$ cat flow/design.v
module testSlave(input clk, input reset,
    input  S_AXI_RREADY,
    output S_AXI_RVALID,
    output[5:0] S_AXI_RID,
    output[31:0] S_AXI_RDATA,
    output[1:0] S_AXI_RRESP,
    output S_AXI_RLAST,
    output S_AXI_ARREADY,
    input  S_AXI_ARVALID,
    input [5:0] S_AXI_ARID,
    input [5:0] S_AXI_ARADDR,
    input [7:0] S_AXI_ARLEN,
    input [2:0] S_AXI_ARSIZE,
    input [1:0] S_AXI_ARBURST,
    output S_AXI_WREADY,
    input  S_AXI_WVALID,
    input [31:0] S_AXI_WDATA,
    input [3:0] S_AXI_WSTRB,
    input  S_AXI_WLAST,
    output S_AXI_AWREADY,
    input  S_AXI_AWVALID,
    input [5:0] S_AXI_AWID,
    input [5:0] S_AXI_AWADDR,
    input [7:0] S_AXI_AWLEN,
    input [2:0] S_AXI_AWSIZE,
    input [1:0] S_AXI_AWBURST,
    input  S_AXI_BREADY,
    output S_AXI_BVALID,
    output[5:0] S_AXI_BID,
    output[1:0] S_AXI_BRESP
);
  reg [1:0] axi_bresp;
  wire[1:0] T0;
  wire[1:0] T1;
  wire T2;
  wire T3;
  wire T4;
  wire T5;
  wire T6;
  reg  axi_bvalid;
  wire T7;
  wire T8;
  wire T9;
  wire T10;
  wire T11;
  wire T12;
  wire T13;
  wire T14;
  wire T15;
  reg  axi_wready;
  wire T16;
  wire T17;
  wire T18;
  wire T19;
  wire T20;
  wire T21;
  wire T22;
  wire T23;
  wire T24;
  wire T25;
  wire T26;
  wire T27;
  wire T28;
  reg  axi_awv_awr_flag;
  wire T29;
  wire T30;
  wire T31;
  wire T32;
  wire T33;
  wire T34;
  wire T35;
  reg  axi_arv_arr_flag;
  wire T36;
  wire T37;
  wire T38;
  wire T39;
  wire T40;
  wire T41;
  wire T42;
  wire T43;
  wire T44;
  wire T45;
  wire T46;
  reg  axi_arready;
  wire T47;
  wire T48;
  wire T49;
  wire T50;
  wire T51;
  wire T52;
  wire T53;
  wire T54;
  reg [7:0] axi_arlen;
  wire[7:0] T55;
  wire[7:0] T56;
  wire T57;
  wire T58;
  wire T59;
  wire T60;
  wire T61;
  wire T62;
  wire T63;
  reg [7:0] axi_arlen_cntr;
  wire[7:0] T64;
  wire[7:0] T65;
  wire[7:0] T66;
  wire[7:0] T67;
  wire T68;
  wire T69;
  wire T70;
  wire T71;
  reg  axi_rvalid;
  wire T72;
  wire T73;
  wire T74;
  wire T75;
  wire T76;
  wire T77;
  wire T78;
  wire T79;
  wire T80;
  wire T81;
  wire T82;
  wire T83;
  wire T84;
  wire T85;
  wire T86;
  wire T87;
  wire T88;
  wire T89;
  wire T90;
  wire T91;
  wire T92;
  wire T93;
  wire T94;
  reg  axi_awready;
  wire T95;
  wire T96;
  wire T97;
  wire T98;
  wire T99;
  wire T100;
  wire T101;
  wire T102;
  wire T103;
  wire T104;
  wire T105;
  wire T106;
  reg  axi_rlast;
  wire T107;
  wire T108;
  wire T109;
  wire T110;
  wire T111;
  wire T112;
  wire T113;
  wire T114;
  wire T115;
  wire T116;
  wire T117;
  wire T118;
  wire T119;
  wire T120;
  wire T121;
  wire T122;
  wire T123;
  reg [1:0] axi_rresp;
  wire[1:0] T124;
  wire[1:0] T125;
  reg [31:0] axi_rdata;
  wire[31:0] T126;
  wire[31:0] data_out;
  wire[31:0] T127;
  wire[31:0] T128;
  wire[31:0] T129;
  wire[31:0] T130;
  reg [31:0] bram_0;
  wire[31:0] T131;
  wire[31:0] T132;
  wire T133;
  wire[31:0] data_in;
  wire T134;
  wire T135;
  wire[15:0] T136;
  wire[3:0] T137;
  wire[3:0] mem_address;
  wire[3:0] T138;
  wire[3:0] T139;
  wire[3:0] T140;
  reg [5:0] axi_awaddr;
  wire[5:0] T325;
  wire[6:0] T141;
  wire[6:0] T142;
  wire[6:0] T143;
  wire[6:0] T326;
  wire[5:0] T144;
  wire[5:0] T145;
  wire[5:0] T146;
  wire T147;
  wire T148;
  wire T149;
  wire T150;
  wire T151;
  wire T152;
  wire T153;
  wire T154;
  wire T155;
  reg [1:0] axi_awburst;
  wire[1:0] T156;
  wire[1:0] T157;
  wire T158;
  wire T159;
  wire T160;
  wire T161;
  wire T162;
  reg [7:0] axi_awlen;
  wire[7:0] T163;
  wire[7:0] T164;
  reg [7:0] axi_awlen_cntr;
  wire[7:0] T165;
  wire[7:0] T166;
  wire[7:0] T167;
  wire[7:0] T168;
  wire T169;
  wire[6:0] T170;
  wire[6:0] T327;
  wire[5:0] T171;
  wire[3:0] T172;
  wire[3:0] T173;
  wire[3:0] T174;
  wire[6:0] T175;
  wire[6:0] T176;
  wire[6:0] T177;
  wire[6:0] T328;
  wire[6:0] T178;
  wire[6:0] T179;
  wire[6:0] T329;
  wire[2:0] T180;
  wire[2:0] T181;
  wire[3:0] T330;
  wire T331;
  wire T182;
  wire T183;
  wire T184;
  wire T185;
  wire[6:0] T332;
  wire[3:0] T186;
  wire[3:0] T187;
  wire T188;
  wire T189;
  wire T190;
  wire[3:0] T191;
  reg [5:0] axi_araddr;
  wire[5:0] T333;
  wire[6:0] T192;
  wire[6:0] T193;
  wire[6:0] T194;
  wire[6:0] T334;
  wire[5:0] T195;
  wire[5:0] T196;
  wire[5:0] T197;
  wire T198;
  wire T199;
  reg [1:0] axi_arburst;
  wire[1:0] T200;
  wire[1:0] T201;
  wire[6:0] T202;
  wire[6:0] T335;
  wire[5:0] T203;
  wire[3:0] T204;
  wire[3:0] T205;
  wire[3:0] T206;
  wire[6:0] T207;
  wire[6:0] T208;
  wire[6:0] T209;
  wire[6:0] T336;
  wire[6:0] T210;
  wire[6:0] T211;
  wire[6:0] T337;
  wire[2:0] T212;
  wire[2:0] T213;
  wire[3:0] T338;
  wire T339;
  wire T214;
  wire T215;
  wire T216;
  wire T217;
  wire[6:0] T340;
  wire[3:0] T218;
  wire[3:0] T219;
  wire T220;
  wire T221;
  wire T222;
  wire mem_wren;
  wire T223;
  reg [31:0] bram_1;
  wire[31:0] T224;
  wire[31:0] T225;
  wire T226;
  wire T227;
  wire T228;
  wire T229;
  wire[31:0] T230;
  reg [31:0] bram_2;
  wire[31:0] T231;
  wire[31:0] T232;
  wire T233;
  wire T234;
  wire T235;
  reg [31:0] bram_3;
  wire[31:0] T236;
  wire[31:0] T237;
  wire T238;
  wire T239;
  wire T240;
  wire T241;
  wire T242;
  wire[31:0] T243;
  wire[31:0] T244;
  reg [31:0] bram_4;
  wire[31:0] T245;
  wire[31:0] T246;
  wire T247;
  wire T248;
  wire T249;
  reg [31:0] bram_5;
  wire[31:0] T250;
  wire[31:0] T251;
  wire T252;
  wire T253;
  wire T254;
  wire T255;
  wire[31:0] T256;
  reg [31:0] bram_6;
  wire[31:0] T257;
  wire[31:0] T258;
  wire T259;
  wire T260;
  wire T261;
  reg [31:0] bram_7;
  wire[31:0] T262;
  wire[31:0] T263;
  wire T264;
  wire T265;
  wire T266;
  wire T267;
  wire T268;
  wire T269;
  wire[31:0] T270;
  wire[31:0] T271;
  wire[31:0] T272;
  reg [31:0] bram_8;
  wire[31:0] T273;
  wire[31:0] T274;
  wire T275;
  wire T276;
  wire T277;
  reg [31:0] bram_9;
  wire[31:0] T278;
  wire[31:0] T279;
  wire T280;
  wire T281;
  wire T282;
  wire T283;
  wire[31:0] T284;
  reg [31:0] bram_10;
  wire[31:0] T285;
  wire[31:0] T286;
  wire T287;
  wire T288;
  wire T289;
  reg [31:0] bram_11;
  wire[31:0] T290;
  wire[31:0] T291;
  wire T292;
  wire T293;
  wire T294;
  wire T295;
  wire T296;
  wire[31:0] T297;
  wire[31:0] T298;
  reg [31:0] bram_12;
  wire[31:0] T299;
  wire[31:0] T300;
  wire T301;
  wire T302;
  wire T303;
  reg [31:0] bram_13;
  wire[31:0] T304;
  wire[31:0] T305;
  wire T306;
  wire T307;
  wire T308;
  wire T309;
  wire[31:0] T310;
  reg [31:0] bram_14;
  wire[31:0] T311;
  wire[31:0] T312;
  wire T313;
  wire T314;
  wire T315;
  reg [31:0] bram_15;
  wire[31:0] T316;
  wire[31:0] T317;
  wire T318;
  wire T319;
  wire T320;
  wire T321;
  wire T322;
  wire T323;
  wire T324;
  wire mem_rden;
  assign S_AXI_BRESP = axi_bresp;
  assign T0 = T3 ? 2'h0 : T1;
  assign T1 = T2 ? 2'h0 : axi_bresp;
  assign T2 = reset ^ 1'h1;
  assign T3 = T106 & T4;
  assign T4 = T5 & S_AXI_WLAST;
  assign T5 = T14 & T6;
  assign T6 = ~ axi_bvalid;
  assign T7 = T10 ? 1'h0 : T8;
  assign T8 = T3 ? 1'h1 : T9;
  assign T9 = T2 ? 1'h0 : axi_bvalid;
  assign T10 = T12 & T11;
  assign T11 = S_AXI_BREADY & axi_bvalid;
  assign T12 = T106 & T13;
  assign T13 = T4 ^ 1'h1;
  assign T14 = T15 & S_AXI_WVALID;
  assign T15 = axi_awv_awr_flag & axi_wready;
  assign T16 = T25 ? 1'h0 : T17;
  assign T17 = T20 ? 1'h1 : T18;
  assign T18 = T19 ? 1'h0 : axi_wready;
  assign T19 = reset ^ 1'h1;
  assign T20 = T24 & T21;
  assign T21 = T22 & axi_awv_awr_flag;
  assign T22 = T23 & S_AXI_WVALID;
  assign T23 = axi_wready ^ 1'h1;
  assign T24 = T19 ^ 1'h1;
  assign T25 = T24 & T26;
  assign T26 = T28 & T27;
  assign T27 = S_AXI_WLAST & axi_wready;
  assign T28 = T21 ^ 1'h1;
  assign T29 = T103 ? 1'h0 : T30;
  assign T30 = T33 ? 1'h1 : T31;
  assign T31 = T32 ? 1'h0 : axi_awv_awr_flag;
  assign T32 = reset ^ 1'h1;
  assign T33 = T102 & T34;
  assign T34 = T91 & T35;
  assign T35 = axi_arv_arr_flag ^ 1'h1;
  assign T36 = T88 ? 1'h0 : T37;
  assign T37 = T40 ? 1'h1 : T38;
  assign T38 = T39 ? 1'h0 : axi_arv_arr_flag;
  assign T39 = reset ^ 1'h1;
  assign T40 = T87 & T41;
  assign T41 = T43 & T42;
  assign T42 = axi_arv_arr_flag ^ 1'h1;
  assign T43 = T45 & T44;
  assign T44 = axi_awv_awr_flag ^ 1'h1;
  assign T45 = T46 & S_AXI_ARVALID;
  assign T46 = axi_arready ^ 1'h1;
  assign T47 = T50 ? 1'h0 : T48;
  assign T48 = T40 ? 1'h1 : T49;
  assign T49 = T39 ? 1'h0 : axi_arready;
  assign T50 = T87 & T51;
  assign T51 = T52 ^ 1'h1;
  assign T52 = T41 | T53;
  assign T53 = T86 & T54;
  assign T54 = axi_arlen_cntr == axi_arlen;
  assign T55 = T58 ? S_AXI_ARLEN : T56;
  assign T56 = T57 ? 8'h0 : axi_arlen;
  assign T57 = reset ^ 1'h1;
  assign T58 = T63 & T59;
  assign T59 = T61 & T60;
  assign T60 = axi_arv_arr_flag ^ 1'h1;
  assign T61 = T62 & S_AXI_ARVALID;
  assign T62 = axi_arready ^ 1'h1;
  assign T63 = T57 ^ 1'h1;
  assign T64 = T68 ? T67 : T65;
  assign T65 = T58 ? 8'h0 : T66;
  assign T66 = T57 ? 8'h0 : axi_arlen_cntr;
  assign T67 = axi_arlen_cntr + 8'h1;
  assign T68 = T63 & T69;
  assign T69 = T85 & T70;
  assign T70 = T71 & S_AXI_RREADY;
  assign T71 = T84 & axi_rvalid;
  assign T72 = T80 ? 1'h0 : T73;
  assign T73 = T76 ? 1'h1 : T74;
  assign T74 = T75 ? 1'h0 : axi_rvalid;
  assign T75 = reset ^ 1'h1;
  assign T76 = T79 & T77;
  assign T77 = axi_arv_arr_flag & T78;
  assign T78 = axi_rvalid ^ 1'h1;
  assign T79 = T75 ^ 1'h1;
  assign T80 = T79 & T81;
  assign T81 = T83 & T82;
  assign T82 = axi_rvalid & S_AXI_RREADY;
  assign T83 = T77 ^ 1'h1;
  assign T84 = axi_arlen_cntr <= axi_arlen;
  assign T85 = T59 ^ 1'h1;
  assign T86 = axi_rvalid & S_AXI_RREADY;
  assign T87 = T39 ^ 1'h1;
  assign T88 = T87 & T89;
  assign T89 = T90 & T53;
  assign T90 = T41 ^ 1'h1;
  assign T91 = T93 & T92;
  assign T92 = axi_awv_awr_flag ^ 1'h1;
  assign T93 = T94 & S_AXI_AWVALID;
  assign T94 = axi_awready ^ 1'h1;
  assign T95 = T98 ? 1'h0 : T96;
  assign T96 = T33 ? 1'h1 : T97;
  assign T97 = T32 ? 1'h0 : axi_awready;
  assign T98 = T102 & T99;
  assign T99 = T100 ^ 1'h1;
  assign T100 = T34 | T101;
  assign T101 = S_AXI_WLAST & axi_wready;
  assign T102 = T32 ^ 1'h1;
  assign T103 = T102 & T104;
  assign T104 = T105 & T101;
  assign T105 = T34 ^ 1'h1;
  assign T106 = T2 ^ 1'h1;
  assign S_AXI_BID = S_AXI_AWID;
  assign S_AXI_BVALID = axi_bvalid;
  assign S_AXI_AWREADY = axi_awready;
  assign S_AXI_WREADY = axi_wready;
  assign S_AXI_ARREADY = axi_arready;
  assign S_AXI_RLAST = axi_rlast;
  assign T107 = T120 ? 1'h0 : T108;
  assign T108 = T112 ? 1'h1 : T109;
  assign T109 = T68 ? 1'h0 : T110;
  assign T110 = T58 ? 1'h0 : T111;
  assign T111 = T57 ? 1'h0 : axi_rlast;
  assign T112 = T63 & T113;
  assign T113 = T118 & T114;
  assign T114 = T115 & axi_arv_arr_flag;
  assign T115 = T117 & T116;
  assign T116 = axi_rlast ^ 1'h1;
  assign T117 = axi_arlen_cntr == axi_arlen;
  assign T118 = T119 ^ 1'h1;
  assign T119 = T59 | T70;
  assign T120 = T63 & T121;
  assign T121 = T122 & S_AXI_RREADY;
  assign T122 = T123 ^ 1'h1;
  assign T123 = T119 | T114;
  assign S_AXI_RRESP = axi_rresp;
  assign T124 = T76 ? 2'h0 : T125;
  assign T125 = T75 ? 2'h0 : axi_rresp;
  assign S_AXI_RDATA = axi_rdata;
  assign T126 = mem_rden ? data_out : axi_rdata;
  assign data_out = T127;
  assign T127 = T324 ? T270 : T128;
  assign T128 = T269 ? T243 : T129;
  assign T129 = T242 ? T230 : T130;
  assign T130 = T229 ? bram_1 : bram_0;
  assign T131 = T134 ? data_in : T132;
  assign T132 = T133 ? 32'h1 : bram_0;
  assign T133 = reset ^ 1'h1;
  assign data_in = S_AXI_WDATA;
  assign T134 = mem_wren & T135;
  assign T135 = T136[0];
  assign T136 = 1'h1 << T137;
  assign T137 = mem_address;
  assign mem_address = T138;
  assign T138 = axi_arv_arr_flag ? T191 : T139;
  assign T139 = axi_awv_awr_flag ? T140 : 4'h0;
  assign T140 = axi_awaddr[5:2];
  assign T325 = T141[5:0];
  assign T141 = T188 ? T332 : T142;
  assign T142 = T182 ? T178 : T143;
  assign T143 = T182 ? T170 : T326;
  assign T326 = {1'h0, T144};
  assign T144 = T154 ? axi_awaddr : T145;
  assign T145 = T148 ? S_AXI_AWADDR : T146;
  assign T146 = T147 ? 6'h0 : axi_awaddr;
  assign T147 = reset ^ 1'h1;
  assign T148 = T153 & T149;
  assign T149 = T151 & T150;
  assign T150 = axi_awv_awr_flag ^ 1'h1;
  assign T151 = T152 & S_AXI_AWVALID;
  assign T152 = axi_awready ^ 1'h1;
  assign T153 = T147 ^ 1'h1;
  assign T154 = T158 & T155;
  assign T155 = axi_awburst == 2'h0;
  assign T156 = T148 ? S_AXI_AWBURST : T157;
  assign T157 = T147 ? 2'h0 : axi_awburst;
  assign T158 = T153 & T159;
  assign T159 = T169 & T160;
  assign T160 = T161 & S_AXI_WVALID;
  assign T161 = T162 & axi_wready;
  assign T162 = axi_awlen_cntr <= axi_awlen;
  assign T163 = T148 ? S_AXI_AWLEN : T164;
  assign T164 = T147 ? 8'h0 : axi_awlen;
  assign T165 = T158 ? T168 : T166;
  assign T166 = T148 ? 8'h0 : T167;
  assign T167 = T147 ? 8'h0 : axi_awlen_cntr;
  assign T168 = axi_awlen_cntr + 8'h1;
  assign T169 = T149 ^ 1'h1;
  assign T170 = T175 | T327;
  assign T327 = {1'h0, T171};
  assign T171 = T172 << 2'h2;
  assign T172 = T173 & 4'hf;
  assign T173 = T174 + 4'h1;
  assign T174 = axi_awaddr[5:2];
  assign T175 = T328 & T176;
  assign T176 = ~ T177;
  assign T177 = 7'h3c;
  assign T328 = {1'h0, T144};
  assign T178 = T179 | 7'h0;
  assign T179 = T143 & T329;
  assign T329 = {T330, T180};
  assign T180 = ~ T181;
  assign T181 = 3'h3;
  assign T330 = T331 ? 4'hf : 4'h0;
  assign T331 = T180[2];
  assign T182 = T158 & T183;
  assign T183 = T185 & T184;
  assign T184 = axi_awburst == 2'h1;
  assign T185 = T155 ^ 1'h1;
  assign T332 = {3'h0, T186};
  assign T186 = T187 + 4'h1;
  assign T187 = axi_awaddr[5:2];
  assign T188 = T158 & T189;
  assign T189 = T190 ^ 1'h1;
  assign T190 = T155 | T184;
  assign T191 = axi_araddr[5:2];
  assign T333 = T192[5:0];
  assign T192 = T220 ? T340 : T193;
  assign T193 = T214 ? T210 : T194;
  assign T194 = T214 ? T202 : T334;
  assign T334 = {1'h0, T195};
  assign T195 = T198 ? axi_araddr : T196;
  assign T196 = T58 ? S_AXI_ARADDR : T197;
  assign T197 = T57 ? 6'h0 : axi_araddr;
  assign T198 = T68 & T199;
  assign T199 = axi_arburst == 2'h0;
  assign T200 = T58 ? S_AXI_ARBURST : T201;
  assign T201 = T57 ? 2'h0 : axi_arburst;
  assign T202 = T207 | T335;
  assign T335 = {1'h0, T203};
  assign T203 = T204 << 2'h2;
  assign T204 = T205 & 4'hf;
  assign T205 = T206 + 4'h1;
  assign T206 = axi_araddr[5:2];
  assign T207 = T336 & T208;
  assign T208 = ~ T209;
  assign T209 = 7'h3c;
  assign T336 = {1'h0, T195};
  assign T210 = T211 | 7'h0;
  assign T211 = T194 & T337;
  assign T337 = {T338, T212};
  assign T212 = ~ T213;
  assign T213 = 3'h3;
  assign T338 = T339 ? 4'hf : 4'h0;
  assign T339 = T212[2];
  assign T214 = T68 & T215;
  assign T215 = T217 & T216;
  assign T216 = axi_arburst == 2'h1;
  assign T217 = T199 ^ 1'h1;
  assign T340 = {3'h0, T218};
  assign T218 = T219 + 4'h1;
  assign T219 = axi_araddr[5:2];
  assign T220 = T68 & T221;
  assign T221 = T222 ^ 1'h1;
  assign T222 = T199 | T216;
  assign mem_wren = T223;
  assign T223 = axi_wready & S_AXI_WVALID;
  assign T224 = T227 ? data_in : T225;
  assign T225 = T226 ? 32'h2 : bram_1;
  assign T226 = reset ^ 1'h1;
  assign T227 = mem_wren & T228;
  assign T228 = T136[1];
  assign T229 = T137[0];
  assign T230 = T241 ? bram_3 : bram_2;
  assign T231 = T234 ? data_in : T232;
  assign T232 = T233 ? 32'h4 : bram_2;
  assign T233 = reset ^ 1'h1;
  assign T234 = mem_wren & T235;
  assign T235 = T136[2];
  assign T236 = T239 ? data_in : T237;
  assign T237 = T238 ? 32'h8 : bram_3;
  assign T238 = reset ^ 1'h1;
  assign T239 = mem_wren & T240;
  assign T240 = T136[3];
  assign T241 = T137[0];
  assign T242 = T137[1];
  assign T243 = T268 ? T256 : T244;
  assign T244 = T255 ? bram_5 : bram_4;
  assign T245 = T248 ? data_in : T246;
  assign T246 = T247 ? 32'h10 : bram_4;
  assign T247 = reset ^ 1'h1;
  assign T248 = mem_wren & T249;
  assign T249 = T136[4];
  assign T250 = T253 ? data_in : T251;
  assign T251 = T252 ? 32'h20 : bram_5;
  assign T252 = reset ^ 1'h1;
  assign T253 = mem_wren & T254;
  assign T254 = T136[5];
  assign T255 = T137[0];
  assign T256 = T267 ? bram_7 : bram_6;
  assign T257 = T260 ? data_in : T258;
  assign T258 = T259 ? 32'h40 : bram_6;
  assign T259 = reset ^ 1'h1;
  assign T260 = mem_wren & T261;
  assign T261 = T136[6];
  assign T262 = T265 ? data_in : T263;
  assign T263 = T264 ? 32'h80 : bram_7;
  assign T264 = reset ^ 1'h1;
  assign T265 = mem_wren & T266;
  assign T266 = T136[7];
  assign T267 = T137[0];
  assign T268 = T137[1];
  assign T269 = T137[2];
  assign T270 = T323 ? T297 : T271;
  assign T271 = T296 ? T284 : T272;
  assign T272 = T283 ? bram_9 : bram_8;
  assign T273 = T276 ? data_in : T274;
  assign T274 = T275 ? 32'h100 : bram_8;
  assign T275 = reset ^ 1'h1;
  assign T276 = mem_wren & T277;
  assign T277 = T136[8];
  assign T278 = T281 ? data_in : T279;
  assign T279 = T280 ? 32'h200 : bram_9;
  assign T280 = reset ^ 1'h1;
  assign T281 = mem_wren & T282;
  assign T282 = T136[9];
  assign T283 = T137[0];
  assign T284 = T295 ? bram_11 : bram_10;
  assign T285 = T288 ? data_in : T286;
  assign T286 = T287 ? 32'h400 : bram_10;
  assign T287 = reset ^ 1'h1;
  assign T288 = mem_wren & T289;
  assign T289 = T136[10];
  assign T290 = T293 ? data_in : T291;
  assign T291 = T292 ? 32'h800 : bram_11;
  assign T292 = reset ^ 1'h1;
  assign T293 = mem_wren & T294;
  assign T294 = T136[11];
  assign T295 = T137[0];
  assign T296 = T137[1];
  assign T297 = T322 ? T310 : T298;
  assign T298 = T309 ? bram_13 : bram_12;
  assign T299 = T302 ? data_in : T300;
  assign T300 = T301 ? 32'h1000 : bram_12;
  assign T301 = reset ^ 1'h1;
  assign T302 = mem_wren & T303;
  assign T303 = T136[12];
  assign T304 = T307 ? data_in : T305;
  assign T305 = T306 ? 32'h2000 : bram_13;
  assign T306 = reset ^ 1'h1;
  assign T307 = mem_wren & T308;
  assign T308 = T136[13];
  assign T309 = T137[0];
  assign T310 = T321 ? bram_15 : bram_14;
  assign T311 = T314 ? data_in : T312;
  assign T312 = T313 ? 32'h4000 : bram_14;
  assign T313 = reset ^ 1'h1;
  assign T314 = mem_wren & T315;
  assign T315 = T136[14];
  assign T316 = T319 ? data_in : T317;
  assign T317 = T318 ? 32'h8000 : bram_15;
  assign T318 = reset ^ 1'h1;
  assign T319 = mem_wren & T320;
  assign T320 = T136[15];
  assign T321 = T137[0];
  assign T322 = T137[1];
  assign T323 = T137[2];
  assign T324 = T137[3];
  assign mem_rden = axi_arv_arr_flag;
  assign S_AXI_RID = S_AXI_ARID;
  assign S_AXI_RVALID = axi_rvalid;
  always @(posedge clk) begin
    if(T3) begin
      axi_bresp <= 2'h0;
    end else if(T2) begin
      axi_bresp <= 2'h0;
    end
    if(T10) begin
      axi_bvalid <= 1'h0;
    end else if(T3) begin
      axi_bvalid <= 1'h1;
    end else if(T2) begin
      axi_bvalid <= 1'h0;
    end
    if(T25) begin
      axi_wready <= 1'h0;
    end else if(T20) begin
      axi_wready <= 1'h1;
    end else if(T19) begin
      axi_wready <= 1'h0;
    end
    if(T103) begin
      axi_awv_awr_flag <= 1'h0;
    end else if(T33) begin
      axi_awv_awr_flag <= 1'h1;
    end else if(T32) begin
      axi_awv_awr_flag <= 1'h0;
    end
    if(T88) begin
      axi_arv_arr_flag <= 1'h0;
    end else if(T40) begin
      axi_arv_arr_flag <= 1'h1;
    end else if(T39) begin
      axi_arv_arr_flag <= 1'h0;
    end
    if(T50) begin
      axi_arready <= 1'h0;
    end else if(T40) begin
      axi_arready <= 1'h1;
    end else if(T39) begin
      axi_arready <= 1'h0;
    end
    if(T58) begin
      axi_arlen <= S_AXI_ARLEN;
    end else if(T57) begin
      axi_arlen <= 8'h0;
    end
    if(T68) begin
      axi_arlen_cntr <= T67;
    end else if(T58) begin
      axi_arlen_cntr <= 8'h0;
    end else if(T57) begin
      axi_arlen_cntr <= 8'h0;
    end
    if(T80) begin
      axi_rvalid <= 1'h0;
    end else if(T76) begin
      axi_rvalid <= 1'h1;
    end else if(T75) begin
      axi_rvalid <= 1'h0;
    end
    if(T98) begin
      axi_awready <= 1'h0;
    end else if(T33) begin
      axi_awready <= 1'h1;
    end else if(T32) begin
      axi_awready <= 1'h0;
    end
    if(T120) begin
      axi_rlast <= 1'h0;
    end else if(T112) begin
      axi_rlast <= 1'h1;
    end else if(T68) begin
      axi_rlast <= 1'h0;
    end else if(T58) begin
      axi_rlast <= 1'h0;
    end else if(T57) begin
      axi_rlast <= 1'h0;
    end
    if(T76) begin
      axi_rresp <= 2'h0;
    end else if(T75) begin
      axi_rresp <= 2'h0;
    end
    if(mem_rden) begin
      axi_rdata <= data_out;
    end
    if(T134) begin
      bram_0 <= data_in;
    end else if(T133) begin
      bram_0 <= 32'h1;
    end
    axi_awaddr <= T325;
    if(T148) begin
      axi_awburst <= S_AXI_AWBURST;
    end else if(T147) begin
      axi_awburst <= 2'h0;
    end
    if(T148) begin
      axi_awlen <= S_AXI_AWLEN;
    end else if(T147) begin
      axi_awlen <= 8'h0;
    end
    if(T158) begin
      axi_awlen_cntr <= T168;
    end else if(T148) begin
      axi_awlen_cntr <= 8'h0;
    end else if(T147) begin
      axi_awlen_cntr <= 8'h0;
    end
    axi_araddr <= T333;
    if(T58) begin
      axi_arburst <= S_AXI_ARBURST;
    end else if(T57) begin
      axi_arburst <= 2'h0;
    end
    if(T227) begin
      bram_1 <= data_in;
    end else if(T226) begin
      bram_1 <= 32'h2;
    end
    if(T234) begin
      bram_2 <= data_in;
    end else if(T233) begin
      bram_2 <= 32'h4;
    end
    if(T239) begin
      bram_3 <= data_in;
    end else if(T238) begin
      bram_3 <= 32'h8;
    end
    if(T248) begin
      bram_4 <= data_in;
    end else if(T247) begin
      bram_4 <= 32'h10;
    end
    if(T253) begin
      bram_5 <= data_in;
    end else if(T252) begin
      bram_5 <= 32'h20;
    end
    if(T260) begin
      bram_6 <= data_in;
    end else if(T259) begin
      bram_6 <= 32'h40;
    end
    if(T265) begin
      bram_7 <= data_in;
    end else if(T264) begin
      bram_7 <= 32'h80;
    end
    if(T276) begin
      bram_8 <= data_in;
    end else if(T275) begin
      bram_8 <= 32'h100;
    end
    if(T281) begin
      bram_9 <= data_in;
    end else if(T280) begin
      bram_9 <= 32'h200;
    end
    if(T288) begin
      bram_10 <= data_in;
    end else if(T287) begin
      bram_10 <= 32'h400;
    end
    if(T293) begin
      bram_11 <= data_in;
    end else if(T292) begin
      bram_11 <= 32'h800;
    end
    if(T302) begin
      bram_12 <= data_in;
    end else if(T301) begin
      bram_12 <= 32'h1000;
    end
    if(T307) begin
      bram_13 <= data_in;
    end else if(T306) begin
      bram_13 <= 32'h2000;
    end
    if(T314) begin
      bram_14 <= data_in;
    end else if(T313) begin
      bram_14 <= 32'h4000;
    end
    if(T319) begin
      bram_15 <= data_in;
    end else if(T318) begin
      bram_15 <= 32'h8000;
    end
  end
endmodule
$ cat flow/run.sh
#!/bin/bash
# the make line also repeats each setting of config.mk as NAME=value (left out here)
make -C /OpenROAD-flow-scripts/flow DESIGN_CONFIG=/design/flow/config.mk WORK_HOME=/design/flow/orfs CLKGATE_MAP_FILE= finish
$ cat flow/config.mk
export PLATFORM = sky130hd
export DESIGN_NAME = testSlave
export DESIGN_NICKNAME = testSlave
export VERILOG_FILES = /design/flow/design.v
export SDC_FILE = /design/flow/constraint.sdc
export NUM_CORES = 4
export LEC_CHECK = 0
export CAP_MARGIN = 20
export CORE_MARGIN = 2
export CORE_UTILIZATION = 58
export SETUP_SLACK_MARGIN = -0.24
export SLEW_MARGIN = 20
$ cat flow/constraint.sdc
create_clock -name core_clock -period 3.36 [get_ports {clk}]
set_input_delay 0.6720 -clock core_clock [delete_from_list [all_inputs] [get_ports {clk}]]
set_output_delay 0.6720 -clock core_clock [all_outputs]
set_load 0.01 [all_outputs]
==> results of run 1 <==
-- through the flow --
stage          TNS (ns)  hold slack, ns  total power [mW]
2_1_floorplan    -17.93           0.492              9.91
3_3_place_gp          0           0.462              10.8
3_5_place_dp          0           0.472              10.9
4_1_cts               0           0.482              17.1
5_1_grt               0           0.499              17.6
6_report              0           0.479              17.0
-- area by class of cell --
| class | instances | share of cell area, % |
|---|---|---|
| antenna | 1 | 0.00832 |
| clock buffer | 82 | 5.54 |
| clock inverter | 28 | 0.615 |
| inverter | 23 | 0.287 |
| multi-input combinational | 1181 | 25.5 |
| sequential | 596 | 59.1 |
| tap | 600 | 2.50 |
| timing repair buffer | 185 | 6.45 |
-- layer usage --
layer / vias up / part of all wire [%]
met5: - / 0.019
met4: 2 / 2.1
met3: 98 / 8.9
met2: 687 / 47
met1: 8589 / 42
li1: 7661 / -
==> flow_summary.toml, run 1 <==
# generated from flow reports
[clock_tree]
root_buffer = "clkbuf_16"
clk_latency_ns = 0.63
cts.sinks = 596
cts_made_buffers = 61
cts_hold_buf = 0
clock_path_buffers = 3
post_cts_resized = 0
cts_tree = "done"
path_clk_slew_ns = 0.06
cts_setup_buffers = 0
ctsHtreeMaxLevel = 2

[power_and_ir_drop]
p_int_mw = 12.9
p_clk_mw = 6.31
combPwrFrac_pct = 12.0
seqPwrFrac_pct = 51.0
p_clk_share_pct = 37.0
p_per_area_nw_per_um2 = 566
sw_frac_of_total_pct = 24.5
power_combinational_mw = 2.04
peakVddDrop_mv = 0.504
maxPowerGroup = "registers"
power_leakage_nw = 11.6
power.switching_mw = 4.18
powerSeq_mw = 8.69

[setup_path]
cp_max_fo = 39
path_delay_family = "AND-OR/OR-AND gates"
crit_path_end = "axi_rdata[26]$_DFFE_PP_"
cp.arrival_ns = 3.36
critical_path_buf_inv_count = 1
path_common_cell = "and3_1"
startpoint_type = "flip-flop"
endpoint_kind = "flip-flop"
path_depth = 7
worstRegToRegCells = 7
crit_required_ns = 3.84
rr_startpoint = "axi_awaddr[3]$_DFFE_PP_"
worstReg2RegEnd = "axi_rdata[26]$_DFFE_PP_"
r2r_slack_ns = 0.48
startpoint = "axi_awaddr[3]$_DFFE_PP_"
crit_slowest_cell = "o21a_4"
worstPathCellList = "o21ai_0, o21a_4, buf_12, a222oi_1, and3_1, a21oi_1, and3_1"
crit_type = "reg -> reg"
max_stage_delay_ns = 0.58

[logic_synthesis]
synth.cells.most_frequent = "584 x edfxtp_1, 317 x and3_1, 275 x and2_1, 128 x a222oi_1, 122 x clkbuf_1"
syn_avg_cell_area_um2 = 13.2
async_flop_share_pct = 0
synthAoiAreaFrac_pct = 7.62
synth_simple_gate_area_share_pct = 19.3
synth-xor-area-share_pct = 0.532
muxShareOfSynthArea_pct = 0.124
postSynthSeqShare_pct = 67.5
synthDominantCellAreaShare_pct = 66.6
yosys-stat-area_um2 = 26300
edf_count = 584
synth_cells = 2002
synth-warning-count = 1
ys_ff = 596
ys_cells = 2002
synth.distinct_cells = 56
yosys.area_share.adder_pct = 0.950
yosys.area.top_type = "edfxtp_1"
top_logic_kind = "simple AND/OR/NAND/NOR gates"
synthMostInstantiatedCell = "edfxtp_1"
synth.area.top_cells = "edfxtp_1 67%, and3_1 7.5%, and2_1 6.5%"
synthFlopType = "edfxtp_1"
synthesis.area_um2 = 26300

[drt]
firstDrtPassIters = 6
vias = 17000
antenna_left = 0
wl_per_cell_um = 25.2
drt-initial-drc-count = 2096
wl_um = 67900
vias_per_cell = 6.32
drc = 0

[final_layout]
nets = 2162
stdcell_count = 2696
final_cell_area_um2 = 30100
regArea_um2 = 17800
multiInputGateArea_um2 = 7680
fin_util_pct = 66.7
n_fill_cell = 3344
syn_to_final_growth_pct = 14.3

[final_timing]
max_freq_mhz = 347
hold_viol_final = 0
period_used_pct = 85.7
worst_slew_margin_rel_pct = 51.4
setup_viol_count_final = 0
max_slew.worst_pin.slew_ns = 0.729
fin_crit_ns = 2.88
grt_setup_unrepaired = "no"
slew_violations = 0
fin_skew_ns = 0.0173
setup_ws_ns = 0.481

[hold_path]
holdPathStages = 2
min_to = "axi_awready$_SDFFE_PP0P_"
min_from = "axi_awready$_SDFFE_PP0P_"
hold_class = "reg -> reg"

[global_routing]
grt_pass1_vias = 16700
grt_overflow = 0
grt-busiest-layer = "met2"
use_met1_pct = 41.6
met3_usage_pct = 5.46
grt_max_degree = 81
grt_pass1_wl_um = 102000
grtUsageMet2_pct = 46.2
antenna_found_initial = 2
grt_usage_pct = 29.0

[floorplan]
die_area_um2 = 47100
core_um2 = 45100
die_w_um = 217
num_rows = 78
ioPinCount = 148
fp-utilization_pct = 58.4
die_h_um = 217

[placement]
portBuffers = 105
detailedPlace.worstSlack_ns = 0.476
placedInstanceArea_um2 = 28200
dp_hpwl_um = 39900
dp.cells = 2585
gp_congestion = 0.801

[status]
run_status = "no timing/DRC/antenna violations"

[flow_run]
warning_count = 42
drv_cap = 0
==> run 2: changes to the inputs <==
CORE_UTILIZATION = 70   (was 58)
CTS_CLUSTER_SIZE = 14   (was unset)
SETUP_SLACK_MARGIN = -0.17   (was -0.24)
clock period = 1.82 ns   (was 3.36 ns; I/O delays follow)
==> run 2 against run 1 <==
Effect of this change: now fails the layout checks on setup timing; power increased by 95%; final cell count grew 4.3%; synthesized cell count unchanged; largest power group unchanged; design area increased by 11%; hold slack worse by 0.34 ns; largest cell class unchanged; global-route usage rose by 9.1 points; clock-buffer cell count is 6 lower; combinational power grew to 2.7 times the previous value.
==> flow_summary.toml, run 2 <==
# generated from flow reports
[floorplan]
core_um2 = 37300
die_h_um = 198
num_rows = 71
fp-utilization_pct = 70.6
die_area_um2 = 39200
ioPinCount = 148
die_w_um = 198

[setup_path]
crit_required_ns = 2.19
endpoint_kind = "flip-flop"
cp.arrival_ns = 2.87
crit_path_end = "axi_rdata[15]$_DFFE_PP_"
crit_type = "reg -> reg"
cp_max_fo = 18
startpoint = "axi_awaddr[2]$_DFFE_PP_"
r2r_slack_ns = -0.68
max_stage_delay_ns = 0.47
crit_slowest_cell = "edfxtp_1"
worstPathCellList = "inv_2, buf_4, o32ai_4, buf_12, buf_8, buf_4, a222oi_1, nand3_1, and3_1"
critical_path_buf_inv_count = 5
path_delay_family = "buffers and inverters"
path_common_cell = "buf_4"
rr_startpoint = "axi_awaddr[2]$_DFFE_PP_"
path_depth = 9
startpoint_type = "flip-flop"
worstRegToRegCells = 9
worstReg2RegEnd = "axi_rdata[15]$_DFFE_PP_"

[power_and_ir_drop]
power.switching_mw = 8.41
power_leakage_nw = 13.2
maxPowerGroup = "registers"
power_combinational_mw = 5.54
power.total_mw = 33.2
combPwrFrac_pct = 16.7
sw_frac_of_total_pct = 25.4
p_int_mw = 24.7
p_clk_mw = 11.6
p_per_area_nw_per_um2 = 997
peakVddDrop_mv = 0.841
powerSeq_mw = 16.0
seqPwrFrac_pct = 48.4
p_clk_share_pct = 34.9

[hold_path]
min_from = "reset"
min_to = "axi_bvalid$_SDFFE_PP0P_"
hold_class = "in -> reg"
holdPathStages = 3

[logic_synthesis]
synth.cells.most_frequent = "584 x edfxtp_1, 317 x and3_1, 275 x and2_1, 128 x a222oi_1, 122 x clkbuf_1"
edf_count = 584
synthDominantCellAreaShare_pct = 66.6
syn_avg_cell_area_um2 = 13.2
top_logic_kind = "simple AND/OR/NAND/NOR gates"
synth-xor-area-share_pct = 0.532
synthesis.area_um2 = 26300
synthMostInstantiatedCell = "edfxtp_1"
postSynthSeqShare_pct = 67.5
synth.area.top_cells = "edfxtp_1 67%, and3_1 7.5%, and2_1 6.5%"
synthFlopType = "edfxtp_1"
synth-warning-count = 1
synth.distinct_cells = 56
ys_ff = 596
ys_cells = 2002
yosys.area.top_type = "edfxtp_1"
yosys.area_share.adder_pct = 0.950
synth_cells = 2002
synthAoiAreaFrac_pct = 7.62
async_flop_share_pct = 0
muxShareOfSynthArea_pct = 0.124
synth_simple_gate_area_share_pct = 19.3
yosys-stat-area_um2 = 26300

[global_routing]
grt_max_degree = 61
grt_usage_pct = 38.2
grt_overflow = 0
grt_pass1_vias = 18900
grt_pass1_wl_um = 111000
antenna_found_initial = 5

[status]
check.faults = "setup timing"
run_status = "complete, but fails checks"

[final_layout]
syn_to_final_growth_pct = 26.3
nets = 2404
final_cell_area_um2 = 33300
n_fill_cell = 1491
stdcell_count = 2811
multiInputGateArea_um2 = 8120
regArea_um2 = 17800

[final_timing]
max_slew.worst_pin.slew_ns = 0.768
setup_viol_count_final = 1138
fin_skew_ns = 0.0206
fin_crit_ns = 2.50
period_used_pct = 137
max_freq_mhz = 401
hold_viol_final = 0
slew_violations = 0
setup_ws_ns = -0.677
grt_setup_unrepaired = "yes"
worst_slew_margin_rel_pct = 48.6

[clock_tree]
clk_latency_ns = 0.62
ctsHtreeMaxLevel = 2
cts_tree = "done"
cts.sinks = 596
path_clk_slew_ns = 0.07
root_buffer = "clkbuf_16"
cts_hold_buf = 0
cts_made_buffers = 58
clock_path_buffers = 3

[drt]
vias = 19600
wl_um = 79900
wl_per_cell_um = 28.4
antenna_left = 0
firstDrtPassIters = 11
drt-initial-drc-count = 3557
vias_per_cell = 6.99
drc = 0

[placement]
dp_hpwl_um = 45700
gp_congestion = 0.876
placedInstanceArea_um2 = 30000
dp.cells = 2639
portBuffers = 105

[flow_run]
warning_count = 45
drv_cap = 0
## run 2: layout make-up
cell class,instances,share of cell area [%]
inverters,23,0.260
clock inverters,29,0.703
diodes,2,0.0150
clock buffers,76,4.63
well taps,474,1.78
multi-input cells,1182,24.4
flip-flops and latches,596,53.5
repair buffers,429,14.8
## run 2: routing by layer
layer | global-route usage, % | up-vias | wire, um
met1 | 50.5 | 9588 | 27500
met4 | 14.3 | 6 | 3190
li1 | - | 8147 | -
met5 | 0 | - | 38
met2 | 62.5 | 1637 | 38800
met3 | 8.94 | 270 | 10400
## run 2: per-stage QoR
| stage | setup WS (ns) | TNS, ns | utilization, % | hold WS, ns |
|---|---|---|---|---|
| 2_1_floorplan | -0.477 | -285.96 | - | 0.492 |
| 3_3_place_gp | -0.605 | -411.01 | 80.4 | 0.457 |
| 3_5_place_dp | -0.686 | -448.58 | 80.4 | 0.472 |
| 4_1_cts | -0.475 | -281.22 | 86.7 | 0.112 |
| 5_1_grt | -0.715 | -443.85 | 89.2 | 0.179 |
| 6_report | -0.677 | -398.87 | 89.2 | 0.135 |
## run 2: what timing repair did
action | 4_1_cts | 5_1_grt
gates cloned | 5 | 14
setup buffers | 18 | 33
setup endpoints to repair | 995 | 1075
pin swaps | 54 | 63
resized | 73 | 75
==> run 3: changes to the inputs <==
CAP_MARGIN = 25   (was 20)
CELL_PAD_IN_SITES_GLOBAL_PLACEMENT = 0   (was unset)
CORE_ASPECT_RATIO = 0.87   (was unset)
CORE_MARGIN = 4   (was 2)
CORE_UTILIZATION = 35   (was 70)
CTS_CLUSTER_DIAMETER = 345   (was unset)
CTS_CLUSTER_SIZE = unset   (was 14)
GPL_TIMING_DRIVEN = 1   (was unset)
MAX_ROUTING_LAYER = met5   (was unset)
PLACE_DENSITY_LB_ADDON = 0.17   (was unset)
SETUP_SLACK_MARGIN = unset   (was -0.17)
TNS_END_PERCENT = 70   (was unset)
clock period = 2.86 ns   (was 1.82 ns; I/O delays follow)
==> run 3 against run 2 <==
Effect of this change: the run now finishes clean; final cell count grew 11%; critical endpoint is now axi_rdata[6]$_DFFE_PP_; via count decreased by 13%; sequential power is 36% lower; largest cell class unchanged.
==> flow_summary.toml, run 3 <==
# generated from flow reports
[status]
run_status = "no timing/DRC/antenna violations"

[logic_synthesis]
synthFlopType = "edfxtp_1"
synthMostInstantiatedCell = "edfxtp_1"
synth_simple_gate_area_share_pct = 19.3
ys_cells = 2002
edf_count = 584
top_logic_kind = "simple AND/OR/NAND/NOR gates"
synthesis.area_um2 = 26300
synthDominantCellAreaShare_pct = 66.6
synth_cells = 2002
synth-warning-count = 1
syn_avg_cell_area_um2 = 13.2
synth.cells.most_frequent = "584 x edfxtp_1, 317 x and3_1, 275 x and2_1, 128 x a222oi_1, 122 x clkbuf_1"
synthAoiAreaFrac_pct = 7.62
async_flop_share_pct = 0
postSynthSeqShare_pct = 67.5
synth-xor-area-share_pct = 0.532
muxShareOfSynthArea_pct = 0.124
yosys.area_share.adder_pct = 0.950
yosys.area.top_type = "edfxtp_1"
ys_ff = 596
synth.distinct_cells = 56
yosys-stat-area_um2 = 26300
synth.area.top_cells = "edfxtp_1 67%, and3_1 7.5%, and2_1 6.5%"

[drt]
firstDrtPassIters = 8
drt-initial-drc-count = 1973
drc = 0
wl_per_cell_um = 24.2
wl_um = 75900
antenna_left = 0
vias_per_cell = 5.48
vias = 17200

[power_and_ir_drop]
p_clk_share_pct = 39.2
sw_frac_of_total_pct = 25.0
p_int_mw = 15.6
powerSeq_mw = 10.2
seqPwrFrac_pct = 49.1
combPwrFrac_pct = 11.8
peakVddDrop_mv = 0.417
p_per_area_nw_per_um2 = 667
p_clk_mw = 8.15
power_leakage_nw = 11.9
power_combinational_mw = 2.44
power.switching_mw = 5.20
maxPowerGroup = "registers"

[final_timing]
hold-worst-slack_ns = 0.482
worst_slew_margin_rel_pct = 57.9
fin_skew_ns = 0.0219
max_freq_mhz = 378
max_slew.worst_pin.slew_ns = 0.629
tns_ns = 0
slew_violations = 0
fin_crit_ns = 2.64
period_used_pct = 92.4
setup_viol_count_final = 0
grt_setup_unrepaired = "no"
hold_viol_final = 0

[floorplan]
fp-utilization_pct = 35.5
num_rows = 93
ioPinCount = 148
die_w_um = 302
die_h_um = 264
die_area_um2 = 79700
core_um2 = 74200

[setup_path]
path_depth = 8
crit_slowest_cell = "o32ai_4"
startpoint = "axi_awaddr[2]$_DFFE_PP_"
endpoint_kind = "flip-flop"
worstReg2RegEnd = "axi_rdata[6]$_DFFE_PP_"
max_stage_delay_ns = 0.59
crit_required_ns = 3.31
rr_startpoint = "axi_awaddr[2]$_DFFE_PP_"
cp.arrival_ns = 3.09
startpoint_type = "flip-flop"
worstRegToRegCells = 8
path_delay_family = "AND-OR/OR-AND gates"
r2r_slack_ns = 0.22
path_common_cell = "and3_1"
critical_path_buf_inv_count = 3
worstPathCellList = "inv_1, o32ai_4, buf_12, buf_4, a222oi_1, and3_1, a21oi_1, and3_1"
crit_type = "reg -> reg"
crit_path_end = "axi_rdata[6]$_DFFE_PP_"
cp_max_fo = 33

[placement]
dp_hpwl_um = 44900
gp_congestion = 0.755
dp.cells = 3008
portBuffers = 105

[clock_tree]
cts_made_buffers = 68
ctsHtreeMaxLevel = 3
path_clk_slew_ns = 0.06
post_cts_resized = 0
clock_path_buffers = 3
clk_latency_ns = 0.60
cts_hold_buf = 0
root_buffer = "clkbuf_16"
cts_setup_buffers = 0
cts_tree = "done"
cts.sinks = 596

[hold_path]
min_from = "axi_awready$_SDFFE_PP0P_"
holdPathStages = 2
hold_class = "reg -> reg"
min_to = "axi_awready$_SDFFE_PP0P_"

[global_routing]
grt_pass1_vias = 16900
grt_pass1_wl_um = 113000
grt_max_degree = 125
grt_usage_pct = 18.8
grt_overflow = 0
antenna_found_initial = 5

[final_layout]
syn_to_final_growth_pct = 18.4
n_fill_cell = 6857
nets = 2195
stdcell_count = 3131

[flow_run]
warning_count = 43
drv_cap = 0
[run 3: layout make-up]
type	instances	area [um2]	area share [%]
Tap cell	997	1250	4.00
Timing Repair Buffer	211	2320	7.45
Clock inverter	31	230	0.739
Multi-Input combinational cell	1181	7690	24.7
Clock buffer	90	1820	5.82
Sequential cell	596	17800	57.0
Antenna cell	2	5.00	0.0161
Inverter	23	86.3	0.277
[run 3: through the flow]
| stage | cell area [um2] | worst slack [ns] | utilization (%) | power (mW) |
|---|---|---|---|---|
| after global routing | 31200 | 0.0398 | 42.0 | 21.6 |
| after floorplan | 26400 | 0.0949 | - | 11.6 |
| final | 31200 | 0.217 | 42.0 | 20.8 |
| after CTS | 31200 | 0.157 | 42.0 | 21.0 |
| after global placement | 29100 | 0.137 | 39.2 | 12.8 |
| after detailed placement | 29100 | 0.129 | 39.2 | 12.9 |
[run 3: per-layer routing]
layer,vias up,global-route usage (%),wire [um]
met3,93,3.15,4500
met4,0,4.51,1660
met1,8758,27.9,35200
li1,7727,-,-
met2,585,28.8,34500
met5,-,0,0
==> run 4: changes to the inputs <==
ABC_AREA = 1   (was unset)
CAP_MARGIN = 40   (was 25)
CELL_PAD_IN_SITES_DETAIL_PLACEMENT = 1   (was unset)
CELL_PAD_IN_SITES_GLOBAL_PLACEMENT = unset   (was 0)
CORE_ASPECT_RATIO = 1.31   (was 0.87)
CORE_MARGIN = 7   (was 4)
CORE_UTILIZATION = 26   (was 35)
CTS_CLUSTER_DIAMETER = 64   (was 345)
CTS_CLUSTER_SIZE = 70   (was unset)
GPL_ROUTABILITY_DRIVEN = 0   (was unset)
HOLD_SLACK_MARGIN = 0.02   (was unset)
PLACE_DENSITY = 0.44   (was unset)
PLACE_DENSITY_LB_ADDON = unset   (was 0.17)
SETUP_SLACK_MARGIN = -0.1   (was unset)
SLEW_MARGIN = 40   (was 20)
TNS_END_PERCENT = 40   (was 70)
clock period = 2.54 ns   (was 2.86 ns; I/O delays follow)
==> run 4 against run 3 <==
Effect of this change: power rose by 11%; first-iteration DRC count fell by 42%; critical path depth rose by 2; still clean; global-route usage fell by 2.8 points; clock-buffer cell count fell by 50.
==> flow_summary.toml, run 4 <==
# generated from flow reports
[status]
run_status = "no timing/DRC/antenna violations"

[drt]
route.antenna.diode_count = 0
drc = 0
antenna_left = 0
vias = 18800
wl_per_cell_um = 22.5
firstDrtPassIters = 5
wl_um = 89800
vias_per_cell = 4.71
drt-initial-drc-count = 1154

[logic_synthesis]
muxShareOfSynthArea_pct = 0
synthMostInstantiatedCell = "nor2_1"
yosys.area.top_type = "edfxtp_1"
synth.area.top_cells = "edfxtp_1 67%, nor2_1 9.7%, nand2_1 5.0%"
syn_avg_cell_area_um2 = 10.5
synth_cells = 2488
synthFlopType = "edfxtp_1"
ys_cells = 2488
synthesis.area_um2 = 26200
synth.cells.most_frequent = "676 x nor2_1, 584 x edfxtp_1, 352 x nand2_1, 197 x inv_1, 156 x nand3_1"
synth-warning-count = 1
synth.distinct_cells = 36
top_logic_kind = "simple AND/OR/NAND/NOR gates"
edf_count = 584
postSynthSeqShare_pct = 67.9
async_flop_share_pct = 0
synth_simple_gate_area_share_pct = 19.6
yosys-stat-area_um2 = 26200
yosys.area_share.adder_pct = 0.956
synth-xor-area-share_pct = 0.401
synthAoiAreaFrac_pct = 4.64
ys_ff = 596
synthDominantCellAreaShare_pct = 67.0

[setup_path]
startpoint = "axi_awaddr[2]$_DFFE_PP_"
cp_max_fo = 31
crit_required_ns = 2.90
rr_startpoint = "axi_awaddr[2]$_DFFE_PP_"
cp.arrival_ns = 2.84
worstReg2RegEnd = "bram_9[19]$_SDFFCE_PN0P_"
crit_slowest_cell = "buf_4"
r2r_slack_ns = 0.05
path_common_cell = "nor2_1"
worstRegToRegCells = 10
crit_path_end = "bram_9[19]$_SDFFCE_PN0P_"
endpoint_kind = "flip-flop"
path_delay_family = "buffers and inverters"
crit_type = "reg -> reg"
worstPathCellList = "nand3_1, nand2_4, buf_4, nand2_1, nor2_1, inv_1, nor2_1, inv_2, buf_4, nor2_1"
path_depth = 10
critical_path_buf_inv_count = 4
startpoint_type = "flip-flop"
max_stage_delay_ns = 0.51

[final_timing]
hold_viol_final = 0
fin_skew_ns = 0.0446
hold-worst-slack_ns = 0.476
worst_slew_margin_rel_pct = 56.6
fin_crit_ns = 2.49
setup_ws_ns = 0.0535
setup_viol_count_final = 0
slew_violations = 0
max_freq_mhz = 402
max_slew.worst_pin.slew_ns = 0.651
period_used_pct = 97.9

[final_layout]
syn_to_final_growth_pct = 19.7
stdcell_count = 3985
final_cell_area_um2 = 31400
n_fill_cell = 11300
fin_util_pct = 31.3
nets = 2717

[power_and_ir_drop]
seqPwrFrac_pct = 50.2
p_clk_share_pct = 33.6
power_combinational_mw = 3.73
p_clk_mw = 7.75
sw_frac_of_total_pct = 30.8
power_leakage_nw = 12.0
maxPowerGroup = "registers"
p_per_area_nw_per_um2 = 735
powerSeq_mw = 11.6
peakVddDrop_mv = 0.402
combPwrFrac_pct = 16.2
power.switching_mw = 7.09
p_int_mw = 16.0

[clock_tree]
cts_made_buffers = 40
ctsHtreeMaxLevel = 2
root_buffer = "clkbuf_16"
path_clk_slew_ns = 0.11
clk_latency_ns = 0.63
cts_tree = "done"
cts.sinks = 596
clock_path_buffers = 3

[floorplan]
core_um2 = 100000
die_area_um2 = 110000
die_h_um = 377
die_w_um = 291
num_rows = 133
fp-utilization_pct = 26.1
ioPinCount = 148

[global_routing]
grt_pass1_vias = 20600
grt_usage_pct = 16.0
use_met1_pct = 18.1
grt_overflow = 0
antenna_found_initial = 0
grt_max_degree = 46
grt-busiest-layer = "met2"
grt_pass1_wl_um = 132000
grtUsageMet2_pct = 30.6
met3_usage_pct = 1.83

[hold_path]
min_from = "S_AXI_BREADY"
hold_class = "in -> reg"
min_to = "axi_bvalid$_SDFFE_PP0P_"
holdPathStages = 2

[placement]
dp_hpwl_um = 57000
detailedPlace.worstSlack_ns = -0.142
portBuffers = 105
dp.cells = 3911
placedInstanceArea_um2 = 29800

[flow_run]
drv_cap = 0
warning_count = 41
## run 4: what timing repair did
action / 4_1_cts / 5_1_grt
hold endpoints to repair: 0 / 0
resized: 1 / 2
setup buffers: 0 / 0
gates cloned: 0 / 0
hold buffers: 0 / 0
setup endpoints to repair: 1 / 14
## run 4: per-layer routing
metal,vias up,share of wire (%),wire length [um]
met1,9631,39,34800
met4,0,3.8,3390
li1,8546,-,-
met3,162,3.8,3410
met2,448,54,48200
met5,-,0,0
## run 4: area by class of cell
type / count / area (um2) / area share (%)
Multi-Input combinational cell: 1501 / 6810 / 21.7
Inverter: 221 / 835 / 2.66
Clock buffer: 40 / 1000 / 3.19
Tap cell: 1350 / 1690 / 5.39
Clock inverter: 34 / 571 / 1.82
Sequential cell: 596 / 17800 / 56.7
Timing Repair Buffer: 243 / 2680 / 8.53
## run 4: per-stage QoR
stage | TNS, ns | total power [mW]
5_1_grt | -1.86 | 23.9
3_5_place_dp | -15.37 | 15.6
2_1_floorplan | -26.12 | 13.6
6_report | 0 | 23.0
3_3_place_gp | -7.08 | 15.5
4_1_cts | -0.0114 | 23.4
==> run 5: changes to the inputs <==
ABC_AREA = unset   (was 1)
CAP_MARGIN = 20   (was 40)
CELL_PAD_IN_SITES_DETAIL_PLACEMENT = unset   (was 1)
CORE_ASPECT_RATIO = unset   (was 1.31)
CORE_MARGIN = 2   (was 7)
CORE_UTILIZATION = 40   (was 26)
CTS_CLUSTER_DIAMETER = unset   (was 64)
CTS_CLUSTER_SIZE = unset   (was 70)
GPL_ROUTABILITY_DRIVEN = unset   (was 0)
GPL_TIMING_DRIVEN = unset   (was 1)
HOLD_SLACK_MARGIN = unset   (was 0.02)
MAX_ROUTING_LAYER = unset   (was met5)
PLACE_DENSITY = 0.6   (was 0.44)
SETUP_SLACK_MARGIN = 0.68   (was -0.1)
SLEW_MARGIN = 20   (was 40)
TNS_END_PERCENT = unset   (was 40)
clock period = 3.01 ns   (was 2.54 ns; I/O delays follow)
==> run 5 against run 4 <==
Effect of this change: still clean; combinational power decreased by 27%; register-to-register slack improved by 0.56 ns; die size decreased by 38%; routed wire length decreased by 17%; area after synthesis increased by 0.55%; synthesized cell count decreased by 20%; non-clock buffer count increased by 34; global-route usage increased by 4.9 points; utilization increased by 18 points; clock-buffer cell count increased by 25; critical path type unchanged; critical endpoint is now bram_2[10]$_SDFFCE_PN0P_; largest cell class unchanged.
==> flow_summary.toml, run 5 <==
# generated from flow reports
[drt]
drt-initial-drc-count = 2100
wl_um = 75000
antenna_left = 0
drc = 0
firstDrtPassIters = 9
vias_per_cell = 5.74
vias = 17500
wl_per_cell_um = 24.6

[setup_path]
critical_path_buf_inv_count = 4
cp_max_fo = 12
crit_slowest_cell = "edfxtp_1"
crit_path_end = "bram_2[10]$_SDFFCE_PN0P_"
startpoint = "axi_awaddr[2]$_DFFE_PP_"
worstRegToRegCells = 7
worstPathCellList = "buf_4, o31ai_4, buf_12, buf_4, and2b_1, nand2b_4, buf_4"
path_depth = 7
path_common_cell = "buf_4"
crit_type = "reg -> reg"
cp.arrival_ns = 2.68
r2r_slack_ns = 0.61
crit_required_ns = 3.29
path_delay_family = "buffers and inverters"
rr_startpoint = "axi_awaddr[2]$_DFFE_PP_"
max_stage_delay_ns = 0.51
worstReg2RegEnd = "bram_2[10]$_SDFFCE_PN0P_"
endpoint_kind = "flip-flop"
startpoint_type = "flip-flop"

[global_routing]
grt_usage_pct = 20.8
grt_max_degree = 84
grt_pass1_vias = 17000
antenna_found_initial = 5
grt_overflow = 0
grt_pass1_wl_um = 107000

[power_and_ir_drop]
maxPowerGroup = "registers"
powerSeq_mw = 9.70
p_per_area_nw_per_um2 = 619
power_combinational_mw = 2.74
power.switching_mw = 4.88
seqPwrFrac_pct = 48.6
p_clk_share_pct = 37.7
p_clk_mw = 7.53
peakVddDrop_mv = 0.409
power.total_mw = 20.0
combPwrFrac_pct = 13.7
sw_frac_of_total_pct = 24.4
p_int_mw = 15.1
power_leakage_nw = 12.4

[clock_tree]
cts_hold_buf = 0
ctsHtreeMaxLevel = 2
clk_latency_ns = 0.62
clock_path_buffers = 3
cts_tree = "done"
cts_made_buffers = 57
path_clk_slew_ns = 0.06
cts.sinks = 596
root_buffer = "clkbuf_16"

[final_timing]
max_freq_mhz = 417
period_used_pct = 79.6
worst_slew_margin_rel_pct = 55.5
fin_crit_ns = 2.40
setup_viol_count_final = 0
setup_ws_ns = 0.614
fin_skew_ns = 0.0186
grt_setup_unrepaired = "yes"
tns_ns = 0
slew_violations = 0
hold_viol_final = 0
max_slew.worst_pin.slew_ns = 0.665

[final_layout]
syn_to_final_growth_pct = 22.5
fin_util_pct = 49.2
nets = 2251
stdcell_count = 3051

[placement]
dp.cells = 2866
detailedPlace.worstSlack_ns = 0.194
gp_congestion = 0.777
dp_hpwl_um = 40400
portBuffers = 105

[flow_run]
warning_count = 42
drv_cap = 0

[logic_synthesis]
synth_simple_gate_area_share_pct = 19.3
muxShareOfSynthArea_pct = 0.124
synth.area.top_cells = "edfxtp_1 67%, and3_1 7.5%, and2_1 6.5%"
yosys-stat-area_um2 = 26300
synthAoiAreaFrac_pct = 7.62
synthFlopType = "edfxtp_1"
synth_cells = 2002
async_flop_share_pct = 0
edf_count = 584
synth.cells.most_frequent = "584 x edfxtp_1, 317 x and3_1, 275 x and2_1, 128 x a222oi_1, 122 x clkbuf_1"
synthMostInstantiatedCell = "edfxtp_1"
ys_ff = 596
postSynthSeqShare_pct = 67.5
yosys.area.top_type = "edfxtp_1"
top_logic_kind = "simple AND/OR/NAND/NOR gates"
synthDominantCellAreaShare_pct = 66.6
ys_cells = 2002
synthesis.area_um2 = 26300
yosys.area_share.adder_pct = 0.950
synth-warning-count = 1
synth.distinct_cells = 56
synth-xor-area-share_pct = 0.532
syn_avg_cell_area_um2 = 13.2

[floorplan]
fp-utilization_pct = 40.2
die_area_um2 = 67900
die_h_um = 261
num_rows = 94
ioPinCount = 148
core_um2 = 65500
die_w_um = 261

[status]
run_status = "no timing/DRC/antenna violations"

[hold_path]
holdPathStages = 3
min_to = "axi_wready$_SDFFE_PP0P_"
hold_class = "in -> reg"
min_from = "reset"
==> run 5: cell type report <==
| cell class | instances | area, um2 |
|---|---|---|
| antenna | 2 | 5.00 |
| clock buffer | 65 | 1500 |
| clock inverter | 42 | 469 |
| fill | 5487 | 33300 |
| inverter | 23 | 90.1 |
| multi-input combinational | 1182 | 7900 |
| sequential | 596 | 17800 |
| tap | 864 | 1080 |
| timing repair buffer | 277 | 3430 |
==> run 5: what timing repair did <==
action                                  in CTS  in global routing
endpoints found under the setup margin     442                372
resized                                     21                 53
setup buffers                               23                 32
gates cloned                                 6                 15
hold endpoints to repair                     0                  0
pin swaps                                    2                 30
==> run 5: metrics by stage <==
step	hold WS, ns	cell area (um2)
6_report	0.397	32300
5_1_grt	0.415	32200
4_1_cts	0.349	31400
3_5_place_dp	0.481	29000
3_3_place_gp	0.471	29000
2_1_floorplan	0.492	26500
==> run 5: per-layer routing <==
layer,GRT usage [%],vias to the layer above,wire (um)
met5,0,-,36
met4,5.25,6,1690
met3,3.59,105,5560
met2,35.5,674,36900
met1,27.7,8870,30700
li1,-,7844,-
==> run 6: changes to the inputs <==
ABC_AREA = 1   (was unset)
CAP_MARGIN = 15   (was 20)
CELL_PAD_IN_SITES_DETAIL_PLACEMENT = 0   (was unset)
CORE_ASPECT_RATIO = 1.31   (was unset)
CORE_UTILIZATION = 72   (was 40)
CTS_CLUSTER_DIAMETER = 64   (was unset)
CTS_CLUSTER_SIZE = 27   (was unset)
MAX_ROUTING_LAYER = met4   (was unset)
PLACE_DENSITY = 0.66   (was 0.6)
SETUP_SLACK_MARGIN = 0.29   (was 0.68)
SLEW_MARGIN = 35   (was 20)
TNS_END_PERCENT = 80   (was unset)
clock period = 1.67 ns   (was 3.01 ns; I/O delays follow)
==> run 6 against run 5 <==
Effect of this change: synthesized cell count rose by 24%; the run now fails in global routing (5_1_grt); die size fell by 44%; area after synthesis fell by 0.55%.
==> flow_summary.toml, run 6 <==
# yosys + openroad results
[status]
run_status = "stopped before the end"
stop_stage = "global routing (5_1_grt)"

[logic_synthesis]
synth.distinct_cells = 36
muxShareOfSynthArea_pct = 0
synth-warning-count = 1
synthDominantCellAreaShare_pct = 67.0
top_logic_kind = "simple AND/OR/NAND/NOR gates"
synthesis.area_um2 = 26200
yosys.area_share.adder_pct = 0.956
synth.cells.most_frequent = "676 x nor2_1, 584 x edfxtp_1, 352 x nand2_1, 197 x inv_1, 156 x nand3_1"
synth_simple_gate_area_share_pct = 19.6
ys_cells = 2488
async_flop_share_pct = 0
syn_avg_cell_area_um2 = 10.5
synthMostInstantiatedCell = "nor2_1"
yosys-stat-area_um2 = 26200
synth.area.top_cells = "edfxtp_1 67%, nor2_1 9.7%, nand2_1 5.0%"
synthFlopType = "edfxtp_1"
synthAoiAreaFrac_pct = 4.64
edf_count = 584
postSynthSeqShare_pct = 67.9
synth_cells = 2488
synth-xor-area-share_pct = 0.401
ys_ff = 596
yosys.area.top_type = "edfxtp_1"

[floorplan]
die_w_um = 171
ioPinCount = 148
die_area_um2 = 37900
num_rows = 79
core_um2 = 35700
die_h_um = 222
fp-utilization_pct = 73.4

[placement]
dp.cells = 3145
portBuffers = 105
dp_hpwl_um = 47600
placedInstanceArea_um2 = 30000
gp_congestion = 0.952

[clock_tree]
cts_made_buffers = 30
ctsHtreeMaxLevel = 1
cts_hold_buf = 0
cts.sinks = 596
root_buffer = "clkbuf_16"
clock_path_buffers = 3
run 6: what timing repair did:
action	in CTS
endpoints found under the hold margin	0
cloned	22
pin swaps	37
resized	226
setup buffers	57
endpoints found under the setup margin	1163
run 6: metrics by stage:
step | hold slack, ns | worst slack, ns
after floorplan | 0.434 | -0.518
after global placement | 0.468 | -0.543
after detailed placement | 0.465 | -0.566
after CTS | 0.0706 | -0.382
Power and IR drop assume default switching activity.
